==> run a <==
// core
module core(input wire I_clk, 
    input wire I_reset,
    input wire I_irq_active,
    input wire MEM_ready,
    input wire[15:0] MEM_data_in, 
    input wire MEM_data_ready,
    output reg O_irq_ack,
    output reg MEM_exec, 
    output reg MEM_write,
    output reg[1:0] MEM_size, 
    output reg[15:0] MEM_addr, 
    output reg[15:0] MEM_data_out);
Settings: LEC_CHECK=0, CAP_MARGIN=20, CORE_MARGIN=2, CORE_UTILIZATION=40, SLEW_MARGIN=20; clock period 7.0 ns.
run.sh (not shown) runs the stock make flow with config.mk's settings and CLKGATE_MAP_FILE=.
==> run b (differences from run a) <==
==> flow/config.mk (replaced) <==
export PLATFORM = sky130hd
export DESIGN_NAME = core
export DESIGN_NICKNAME = core
export VERILOG_FILES = /design/flow/design.v
export SDC_FILE = /design/flow/constraint.sdc
export NUM_CORES = 4
export LEC_CHECK = 0
export CAP_MARGIN = 10
export CELL_PAD_IN_SITES_DETAIL_PLACEMENT = 2
export CORE_ASPECT_RATIO = 0.58
export CORE_MARGIN = 8
export CORE_UTILIZATION = 25
export CTS_CLUSTER_DIAMETER = 158
export CTS_CLUSTER_SIZE = 93
export GPL_ROUTABILITY_DRIVEN = 1
export GPL_TIMING_DRIVEN = 0
export HOLD_SLACK_MARGIN = 0.08
export MAX_ROUTING_LAYER = met4
export MIN_ROUTING_LAYER = met2
export PLACE_DENSITY_LB_ADDON = 0.14
export SETUP_SLACK_MARGIN = 0.79
export SLEW_MARGIN = 5
==> flow/constraint.sdc (replaced) <==
create_clock -name core_clock -period 3.14 [get_ports {I_clk}]
set_input_delay 0.6280 -clock core_clock [delete_from_list [all_inputs] [get_ports {I_clk}]]
set_output_delay 0.6280 -clock core_clock [all_outputs]
set_load 0.01 [all_outputs]
==> notes <==
- Run b did not get past global routing. Run a ran to the end with no violations.
- In synthesized cell count, run a and run b do not differ.
- Between run a and run b, the lower die area is in run a (gap about 40%, measured against run b).
- In synthesized area, run b and run a do not differ.
==> figures <==
item                                                                        run b      run a
Result of the run                                          stopped before the end  timing/DRC/antenna clean
Stage where the flow stopped                                       global routing          -
Final weighted congestion in routability-driven placement                   1.186      1.018
Total die size                                                         107600 µm²  62610 µm²
Placed insts                                                                 4055       3412
Core area                                                               96660 µm²  60130 µm²
Number of placement rows                                                       87         90
Post-CTS setup buffer count                                                   215          0
Die width                                                                424.9 µm   250.2 µm
Resized cells post-CTS                                                       1049          0
Initial core utilization                                                   0.2509     0.4032
Number of buffers added by the clock tree synthesis step                        7         31
Die height                                                               253.2 µm   250.2 µm
Half-perimeter wire length after detailed placement                     155100 µm   75930 µm
Post-DP Area                                                            27200 µm²  25520 µm²


==> v28 <==
core again, from the RTL that the note above started with.
clock: 9.81 ns
lec_check: 0
cap_margin: 10
cell_pad_in_sites_detail_placement: 2
core_aspect_ratio: 0.58
core_margin: 8
core_utilization: 25
cts_cluster_diameter: 158
cts_cluster_size: 93
gpl_routability_driven: 0
gpl_timing_driven: 0
hold_slack_margin: 0.08
max_routing_layer: met4
min_routing_layer: met2
place_density_lb_addon: 0.14
setup_slack_margin: 0.79
slew_margin: 20
==> v32: changes against v28 <==
- ABC_AREA: default -> 1
- CAP_MARGIN: 10 -> 20
- CELL_PAD_IN_SITES_GLOBAL_PLACEMENT: default -> 2
- CORE_ASPECT_RATIO: 0.58 -> 0.52
- CORE_MARGIN: 8 -> 3
- CORE_UTILIZATION: 25 -> 40
- CTS_CLUSTER_DIAMETER: 158 -> default
- CTS_CLUSTER_SIZE: 93 -> 72
- GPL_ROUTABILITY_DRIVEN: 0 -> default
- GPL_TIMING_DRIVEN: 0 -> default
- MAX_ROUTING_LAYER: met4 -> default
- MIN_ROUTING_LAYER: met2 -> default
- PLACE_DENSITY_LB_ADDON: 0.14 -> default
- SETUP_SLACK_MARGIN: 0.79 -> default
- SLEW_MARGIN: 20 -> 25
==> flow/constraint.sdc (replaced) <==
create_clock -name core_clock -period 9.51 [get_ports {I_clk}]
set_input_delay 1.9020 -clock core_clock [delete_from_list [all_inputs] [get_ports {I_clk}]]
set_output_delay 1.9020 -clock core_clock [all_outputs]
set_load 0.01 [all_outputs]
==> results <==
- v32 produced a clean layout. v28 failed in global routing (5_1_grt) (GRT-0116).
- Against v28, the synthesized area of v32 is higher by 1.6%.
- Of v28 and v32, v28 has the higher die size (gap 66%, measured against v32).
- Between v28 and v32, the lower synthesized cell count is in v28 (gap 26%, measured against v32).


==> job 9440: inputs <==
Starting RTL as in the previous note.
clock: 9.51 ns
lec_check: 0
abc_area: 1
cap_margin: 35
cell_pad_in_sites_detail_placement: 2
cell_pad_in_sites_global_placement: 2
core_aspect_ratio: 0.52
core_margin: 5
core_utilization: 16
cts_cluster_size: 72
gpl_routability_driven: 0
gpl_timing_driven: 0
hold_slack_margin: 0.08
min_routing_layer: met2
slew_margin: 25
==> job 7609 (differences from job 9440) <==
ABC_AREA = unset   (was 1)
CAP_MARGIN = 20   (was 35)
CELL_PAD_IN_SITES_DETAIL_PLACEMENT = unset   (was 2)
CELL_PAD_IN_SITES_GLOBAL_PLACEMENT = unset   (was 2)
CORE_ASPECT_RATIO = unset   (was 0.52)
CORE_MARGIN = 2   (was 5)
CORE_UTILIZATION = 69   (was 16)
CTS_CLUSTER_SIZE = unset   (was 72)
GPL_ROUTABILITY_DRIVEN = unset   (was 0)
GPL_TIMING_DRIVEN = unset   (was 0)
HOLD_SLACK_MARGIN = unset   (was 0.08)
MIN_ROUTING_LAYER = unset   (was met2)
SLEW_MARGIN = 20   (was 25)
==> flow/constraint.sdc (replaced) <==
create_clock -name core_clock -period 5.3 [get_ports {I_clk}]
set_input_delay 1.0600 -clock core_clock [delete_from_list [all_inputs] [get_ports {I_clk}]]
set_output_delay 1.0600 -clock core_clock [all_outputs]
set_load 0.01 [all_outputs]
==> job 2311 (differences from job 9440) <==
ABC_AREA = unset   (was 1)
CAP_MARGIN = 10   (was 35)
CELL_PAD_IN_SITES_DETAIL_PLACEMENT = 0   (was 2)
CELL_PAD_IN_SITES_GLOBAL_PLACEMENT = unset   (was 2)
CORE_ASPECT_RATIO = 0.58   (was 0.52)
CORE_UTILIZATION = 25   (was 16)
CTS_CLUSTER_DIAMETER = 158   (was unset)
CTS_CLUSTER_SIZE = 93   (was 72)
GPL_TIMING_DRIVEN = 1   (was 0)
HOLD_SLACK_MARGIN = unset   (was 0.08)
MAX_ROUTING_LAYER = met4   (was unset)
PLACE_DENSITY_LB_ADDON = 0.14   (was unset)
SETUP_SLACK_MARGIN = 0.79   (was unset)
SLEW_MARGIN = 20   (was 25)
==> flow/constraint.sdc (replaced) <==
create_clock -name core_clock -period 6.04 [get_ports {I_clk}]
set_input_delay 1.2080 -clock core_clock [delete_from_list [all_inputs] [get_ports {I_clk}]]
set_output_delay 1.2080 -clock core_clock [all_outputs]
set_load 0.01 [all_outputs]
==> job 1497 (differences from job 9440) <==
CAP_MARGIN = 20   (was 35)
CELL_PAD_IN_SITES_DETAIL_PLACEMENT = unset   (was 2)
CELL_PAD_IN_SITES_GLOBAL_PLACEMENT = unset   (was 2)
CORE_ASPECT_RATIO = unset   (was 0.52)
CORE_MARGIN = 2   (was 5)
CORE_UTILIZATION = 69   (was 16)
CTS_CLUSTER_SIZE = unset   (was 72)
GPL_ROUTABILITY_DRIVEN = unset   (was 0)
GPL_TIMING_DRIVEN = unset   (was 0)
HOLD_SLACK_MARGIN = unset   (was 0.08)
MIN_ROUTING_LAYER = unset   (was met2)
SLEW_MARGIN = 20   (was 25)
==> flow/constraint.sdc (replaced) <==
create_clock -name core_clock -period 6.49 [get_ports {I_clk}]
set_input_delay 1.2980 -clock core_clock [delete_from_list [all_inputs] [get_ports {I_clk}]]
set_output_delay 1.2980 -clock core_clock [all_outputs]
set_load 0.01 [all_outputs]
==> comparison <==
Job 9440 did not get past global routing on GRT-0116. Job 1497 passed the timing, DRC and antenna checks. Job 7609 ran to the end with no violations. Job 2311 did not get past global routing with GRT-0116. Of job 1497 and job 7609, job 7609 has the higher count of clock-buffer cells in the layout (gap 11). Via count: job 7609 is lower than job 1497 (about 11%). In job 7609 the utilization is higher than in job 1497, by 1.3 points. Die size: job 7609 < job 1497 < job 2311 < job 9440. Critical path depth is the same in job 1497 and job 7609. Between job 7609 and job 1497, the lower first-iteration DRC count is in job 7609 (gap about 12%, measured against job 1497).
==> figures <==
item	job 9440	job 7609	job 2311	job 1497
Total number of tap cells	-	455	-	461
Cells after DPL	5,786	3,085	3,938	4,037
Status	stopped before the end	timing/DRC/antenna clean	stopped before the end	timing/DRC/antenna clean
Failing step	global routing	-	global routing	-
Area inside the core boundary	152,000 um^2	34,500 um^2	96,700 um^2	35,400 um^2
Most frequent cell after synthesis	sky130_fd_sc_hd__nand2_1	sky130_fd_sc_hd__nor2_1	sky130_fd_sc_hd__nor2_1	sky130_fd_sc_hd__nand2_1
Relative contribution of the clock network to total power	-	0.439	-	0.398
Critical path's slowest cell	-	sky130_fd_sc_hd__dfxtp_1	-	sky130_fd_sc_hd__nand2_1
Classification of the worst setup path	-	reg2out	-	in2out
Count of instantiated cells in the yosys netlist	3,649	2,697	2,697	3,649
Placed inst area	28,200 um^2	25,100 um^2	26,300 um^2	25,400 um^2
Overall die area	162,000 um^2	36,700 um^2	104,000 um^2	37,200 um^2
CP max stage delay	-	0.75 ns	-	0.64 ns
Multiplexer share of the synthesized area	0.000812	0.130	0.130	0.000812
Power figures rest on the tool's default switching activity, not on a simulated workload.
